## ALU
module ALU (
    input Clk,
    input Reset,
    input [7:0] operand_A, operand_B,
    input [3:0] Sel,
    output [7:0] Out,
    output [3:0] Flag);
==> flow/config.mk <==
export PLATFORM = sky130hd
export DESIGN_NAME = ALU
export DESIGN_NICKNAME = ALU
export VERILOG_FILES = /design/flow/design.v
export SDC_FILE = /design/flow/constraint.sdc
export NUM_CORES = 4
export LEC_CHECK = 0
export ABC_AREA = 0
export CAP_MARGIN = 20
export CORE_ASPECT_RATIO = 0.74
export CORE_MARGIN = 2
export CORE_UTILIZATION = 72
export CTS_CLUSTER_DIAMETER = 175
export CTS_CLUSTER_SIZE = 96
export SETUP_SLACK_MARGIN = -0.65
export SLEW_MARGIN = 20
export TNS_END_PERCENT = 5
==> flow/constraint.sdc <==
create_clock -name core_clock -period 7.41 [get_ports {Clk}]
set_input_delay 1.4820 -clock core_clock [delete_from_list [all_inputs] [get_ports {Clk}]]
set_output_delay 1.4820 -clock core_clock [all_outputs]
set_load 0.01 [all_outputs]
run.sh (not shown) runs the stock make flow with config.mk's settings and CLKGATE_MAP_FILE=.
The starting point failed in global routing with GRT-0116.
Next try:
Settings changed: ABC_AREA 0 to not set, CORE_ASPECT_RATIO 0.74 to not set, CORE_UTILIZATION 72 to 58, CTS_CLUSTER_DIAMETER 175 to not set, CTS_CLUSTER_SIZE 96 to not set, SETUP_SLACK_MARGIN -0.65 to not set, TNS_END_PERCENT 5 to not set.
Clock period 7.41 ns to 13.0 ns, I/O delays scaled along.
This time the run finished with timing, DRC and antenna clean.
Synthesized cell count stays the same.
Synthesized area stays the same.
Die area came out higher by about 23%.
Next try:
Settings changed: ABC_AREA set to 1, CORE_UTILIZATION 58 to 70, CTS_CLUSTER_DIAMETER set to 40, CTS_CLUSTER_SIZE set to 72.
Clock period 13.0 ns to 8.56 ns, I/O delays scaled along.
After rerunning: With this change the flow stopped in global routing; die area is lower by about 10%; area after synthesis is higher by 8.6%; synthesized cell count is higher by 34%.
Next try:
Settings changed: CORE_UTILIZATION 70 to 58, CTS_CLUSTER_DIAMETER 40 to not set, CTS_CLUSTER_SIZE 72 to not set, PLACE_DENSITY_LB_ADDON set to 0.06.
Clock period 8.56 ns to 9.28 ns, I/O delays scaled along.
After rerunning:
- This time the run completed, yet does not pass: setup timing
- area after synthesis stays the same
- die area increases by 20%
- synthesized cell count stays the same

---

Starting RTL as in the previous note.
==> flow/design.v (excerpt) <==
module ALU (
    input Clk,
    input Reset,
    input [7:0] operand_A, operand_B,
    input [3:0] Sel,
    output [7:0] Out,
    output [3:0] Flag);
clock: 13.5 ns
lec_check: 0
cap_margin: 10
cell_pad_in_sites_global_placement: 0
core_margin: 2
core_utilization: 42
min_routing_layer: met2
place_density: 0.56
setup_slack_margin: -0.73
slew_margin: 40
The first run completed and failed the layout checks on DRC, setup timing.
Change:
Settings changed: CAP_MARGIN 10 to 20, CELL_PAD_IN_SITES_GLOBAL_PLACEMENT 0 to default, CORE_UTILIZATION 42 to 40, MIN_ROUTING_LAYER met2 to default, PLACE_DENSITY 0.56 to default, SETUP_SLACK_MARGIN -0.73 to default, SLEW_MARGIN 40 to 20.
Outcome: The new run completed without violations; clock-buffer cell count drops by 1; global-route usage drops by 22 points; routed wire length drops by 14%.

---

== umber ==
Starting RTL as in the previous note.
make LEC_CHECK=0 CAP_MARGIN=10 CORE_ASPECT_RATIO=0.5 CORE_MARGIN=2 CORE_UTILIZATION=30 GPL_TIMING_DRIVEN=1 MAX_ROUTING_LAYER=met5 PLACE_DENSITY=0.65 SETUP_SLACK_MARGIN=-0.9 SLEW_MARGIN=20 TNS_END_PERCENT=20 finish   # period 17.0 ns
umber finished all stages; the layout is clean.
Modified inputs, lagoon compared to umber
- SETUP_SLACK_MARGIN changed from -0.9 to -0.62
- CORE_UTILIZATION changed from 30 to 70
- HOLD_SLACK_MARGIN newly set to -0.1
- CORE_ASPECT_RATIO removed (was 0.5)
- TNS_END_PERCENT changed from 20 to 80
- the clock period (ns, I/O delays scaled along) changed from 17.0 to 11.7
Findings:
lagoon got as far as 5_1_grt, where a tool error ended the run. lagoon — post-CTS setup-driven buffer insertion count 24 higher, umber as reference. Re synthesized cell count: no difference whatsoever between umber and lagoon. Compared lagoon vs umber, and instance count after placement with tap cells included is down in lagoon. The floorplan-stage core utilization of lagoon exceeds that of umber by 41 points. In the flow results for lagoon and umber, the worst setup timing slack at the placement stage is smaller on lagoon. Max post-CTS resize count across lagoon and umber: lagoon. NOTE: die height in lagoon falls short of that of umber. Compared to umber, lagoon was floorplanned on a smaller die.
Here is what was changed in the inputs of sierra compared with lagoon.
- a deleted HOLD_SLACK_MARGIN that had been -0.1
- a change of PLACE_DENSITY from 0.65 to 0.37
- a change of SETUP_SLACK_MARGIN from -0.62 to 0.47
- a change of CORE_UTILIZATION from 70 to 72
- a change of MAX_ROUTING_LAYER from met5 to met4
- a change of the clock period (ns, I/O delays scaled along) from 11.7 to 9.28
--- outcome ---
Going from lagoon to sierra, the core utilization before placement was found to have gone up by 3.2 points.
Status: sierra FAILED at 5_1_grt (tool error)
sierra against lagoon: area after synthesis held steady; die extent in y went down.
Changes in willow relative to sierra:
- clearing TNS_END_PERCENT, which used to be 80
- swapping 10 for 20 in CAP_MARGIN
- clearing GPL_TIMING_DRIVEN, which used to be 1
- clearing SETUP_SLACK_MARGIN, which used to be 0.47
- clearing PLACE_DENSITY, which used to be 0.37
- swapping 72 for 39 in CORE_UTILIZATION
- clearing MAX_ROUTING_LAYER, which used to be met4
- swapping 9.28 for 16.4 in the clock period (ns, I/O delays scaled along)
==> comparison <==
- Re post-CTS setup-driven buffer insertion count: willow is 19 down on sierra.
- Compared with sierra, width of the chip in willow increased by more than a quarter.
- In the reports for willow and sierra, the larger worst setup slack before clock tree synthesis belongs to willow.
- Higher die area goes to willow over sierra.
- STATUS post-detailed-placement half-perimeter wirelength: willow wins against sierra
- willow: PASS, flow complete, no timing, DRC or antenna violations

---

== wip/tundra ==
Starting RTL as in the previous note.
Settings: LEC_CHECK=0, CAP_MARGIN=10, CORE_MARGIN=2, CORE_UTILIZATION=72, GPL_TIMING_DRIVEN=1, MAX_ROUTING_LAYER=met4, PLACE_DENSITY=0.65, SETUP_SLACK_MARGIN=0.47, SLEW_MARGIN=20, TNS_END_PERCENT=80; clock period 10.7 ns.
wip/tundra did not finish: a tool error stopped it during global routing (5_1_grt).
> inputs changed (wip/tundra -> wip/violet)
Settings: changing PLACE_DENSITY from 0.65 to 0.64; changing SETUP_SLACK_MARGIN from 0.47 to -0.9; setting HOLD_SLACK_MARGIN to -0.1 for the first time; changing MAX_ROUTING_LAYER from met4 to met5; changing the clock period (ns, I/O delays scaled along) from 10.7 to 11.7.
==> results <==
Across wip/violet and wip/tundra, no clean finish was achieved.
wip/tundra did not run to completion, as it errored out during global routing (5_1_grt).
Relative to wip/tundra, the total cell area at the placement stage measured on wip/violet has decreased by a few percent.
Comparing wip/violet against wip/tundra, there is no change at all in synthesized cell count.
The worst slack after detailed placement in wip/violet sits 810 ps above the value recorded for wip/tundra.
wip/violet -> wip/tundra: CTS sink count delta 0, exact match
In the flow results for wip/violet and wip/tundra, the global placement routability congestion is larger on wip/tundra.
Edits applied to the flow inputs when going from wip/violet to wip/delta:
Settings: swapping 0.64 for 0.89 in PLACE_DENSITY; swapping 72 for 30 in CORE_UTILIZATION; putting CORE_ASPECT_RATIO at 0.5 where nothing was set; swapping 80 for 20 in TNS_END_PERCENT; swapping -0.1 for 0.14 in HOLD_SLACK_MARGIN; swapping 11.7 for 17.0 in the clock period (ns, I/O delays scaled along).
Results
wip/delta: done, clean on timing, DRC and antenna. Worst hold margin: wip/violet vs wip/delta, no meaningful difference. wip/delta vs. wip/violet: mux contribution to synthesized area comparable; part of the total power dissipated in sequential elements now larger; total routed wire length on the met1 layer now larger; met3 routing resource usage after global routing now smaller. wip/delta vs wip/violet — number of stages on the worst setup path dropped by a little under 10%.
What wip/juniper does differently from wip/delta at the input level:
Settings: a deleted HOLD_SLACK_MARGIN that had been 0.14; a change of PLACE_DENSITY from 0.89 to 0.65; an added GPL_ROUTABILITY_DRIVEN of 0; a change of TNS_END_PERCENT from 20 to 100.
--- outcome ---
wip/juniper finished every stage and its layout cleared the timing, DRC and antenna checks.
Compared with wip/delta, wip/juniper shows a higher relative max-transition margin.
wip/delta → wip/juniper: post-layout minimum cycle time +150 ps, met3 usage in global routing dropped 1.5 points, via count went down by 81, length of routed met2 wiring higher.
Changes observed in wip/juniper relative to wip/delta: power went up by 0.69%; first-pass GRT wire length was more or less identical.

---

Setup of v56:
Starting RTL as in the previous note.
==> flow/config.mk <==
export PLATFORM = sky130hd
export DESIGN_NAME = ALU
export DESIGN_NICKNAME = ALU
export VERILOG_FILES = /design/flow/design.v
export SDC_FILE = /design/flow/constraint.sdc
export NUM_CORES = 4
export LEC_CHECK = 0
export CAP_MARGIN = 20
export CORE_MARGIN = 10
export CORE_UTILIZATION = 31
export SLEW_MARGIN = 20
export TNS_END_PERCENT = 15
==> flow/constraint.sdc <==
create_clock -name core_clock -period 13.5 [get_ports {Clk}]
set_input_delay 2.7000 -clock core_clock [delete_from_list [all_inputs] [get_ports {Clk}]]
set_output_delay 2.7000 -clock core_clock [all_outputs]
set_load 0.01 [all_outputs]
Input-level comparison between v33 and v56:
Settings: CORE_UTILIZATION changed from 31 to 72; CTS_CLUSTER_SIZE newly set to 99; TNS_END_PERCENT removed (was 15); CORE_MARGIN changed from 10 to 2; ABC_AREA newly set to 1; the clock period (ns, I/O delays scaled along) changed from 13.5 to 11.9.
==> comparison <==
From the logs: v33 reached the end of the flow and failed the layout checks with setup timing. Compare v56 and v33 | via total after detailed routing higher: v33. On final design instance area without fill: between v56 and v33, it ends up higher for v33. v33 reports its slowest cell on the critical path as sky130_fd_sc_hd__clkdlybuf4s50_1 while v56 reports sky130_fd_sc_hd__or4b_4. | area of the synthesized netlist per yosys stat | v33 vs v56 | 8.6% higher |. Cell count: v33 higher than v56. Looking at startpoint of the most critical setup path, the operand_B[3] result is from v33; the operand_B[6] one comes from v56.
The following lists how v13 was set up differently from v33:
Settings: an added TNS_END_PERCENT of 40; a deleted CTS_CLUSTER_SIZE that had been 99; a change of CORE_UTILIZATION from 72 to 40; a deleted ABC_AREA that had been 1; an added CORE_ASPECT_RATIO of 0.5; a change of the clock period (ns, I/O delays scaled along) from 11.9 to 13.5.
==> results <==
v13 has completed all stages; timing, DRC and antenna checks passed.
Final standard cell area without fillers, v13 vs v33: down by a few percent
In the metrics for v13 and v33, the one carrying the lower adder and majority cell fraction of the synthesized area is v33.
Going from v33 to v13, the area after detailed placement was found to have gone down by about 2.8%.
Of v13 and v33, the lower initial core utilization belongs to v13.
Of v13 and v33, it is v13 that has the higher number of antenna violations at the first check in global routing.
For count of plain and timing-repair buffers in the layout, dividing the value from v33 by the value from v13 gives 0.74.
v13 — data required time at the worst endpoint 1560 ps higher, v33 as reference
## Diff of input files: v36 against v13
Settings: putting PLACE_DENSITY at 0.56 where nothing was set; putting MIN_ROUTING_LAYER at met2 where nothing was set; clearing TNS_END_PERCENT, which used to be 40; putting CTS_CLUSTER_DIAMETER at 262 where nothing was set; swapping 20 for 10 in CAP_MARGIN; putting CELL_PAD_IN_SITES_GLOBAL_PLACEMENT at 0 where nothing was set; swapping 20 for 40 in SLEW_MARGIN; swapping 40 for 42 in CORE_UTILIZATION; clearing CORE_ASPECT_RATIO, which used to be 0.5; swapping 2 for 9 in CORE_MARGIN; putting SETUP_SLACK_MARGIN at -0.73 where nothing was set.
### Flow results
- Out of v36 and v13, the only run to close with the timing, DRC and antenna checks passing was v13.
- Although it ran to completion, v36 produced a layout that fails the final checks because of setup timing.
- Going from v13 to v36, power in the clock group grew by about 2%, final worst clock skew held steady.
- From v13 to v36 the numbers moved as follows: power dissipated by switching net loads saw an increase; total met3 wirelength after detailed routing increased by 440% relative to the old numbers; final setup violation count has increased.
- Delta (v36 minus v13): sequential fraction of design power shows a reduction of 0.4 points; tap cell instance count decreased by 16 relative to the old numbers; flop count about even; worst setup slack fell by 730 ps; number of fill cells in the layout lost 75.
No activity file was given, so power comes from the tool's default toggle rates.
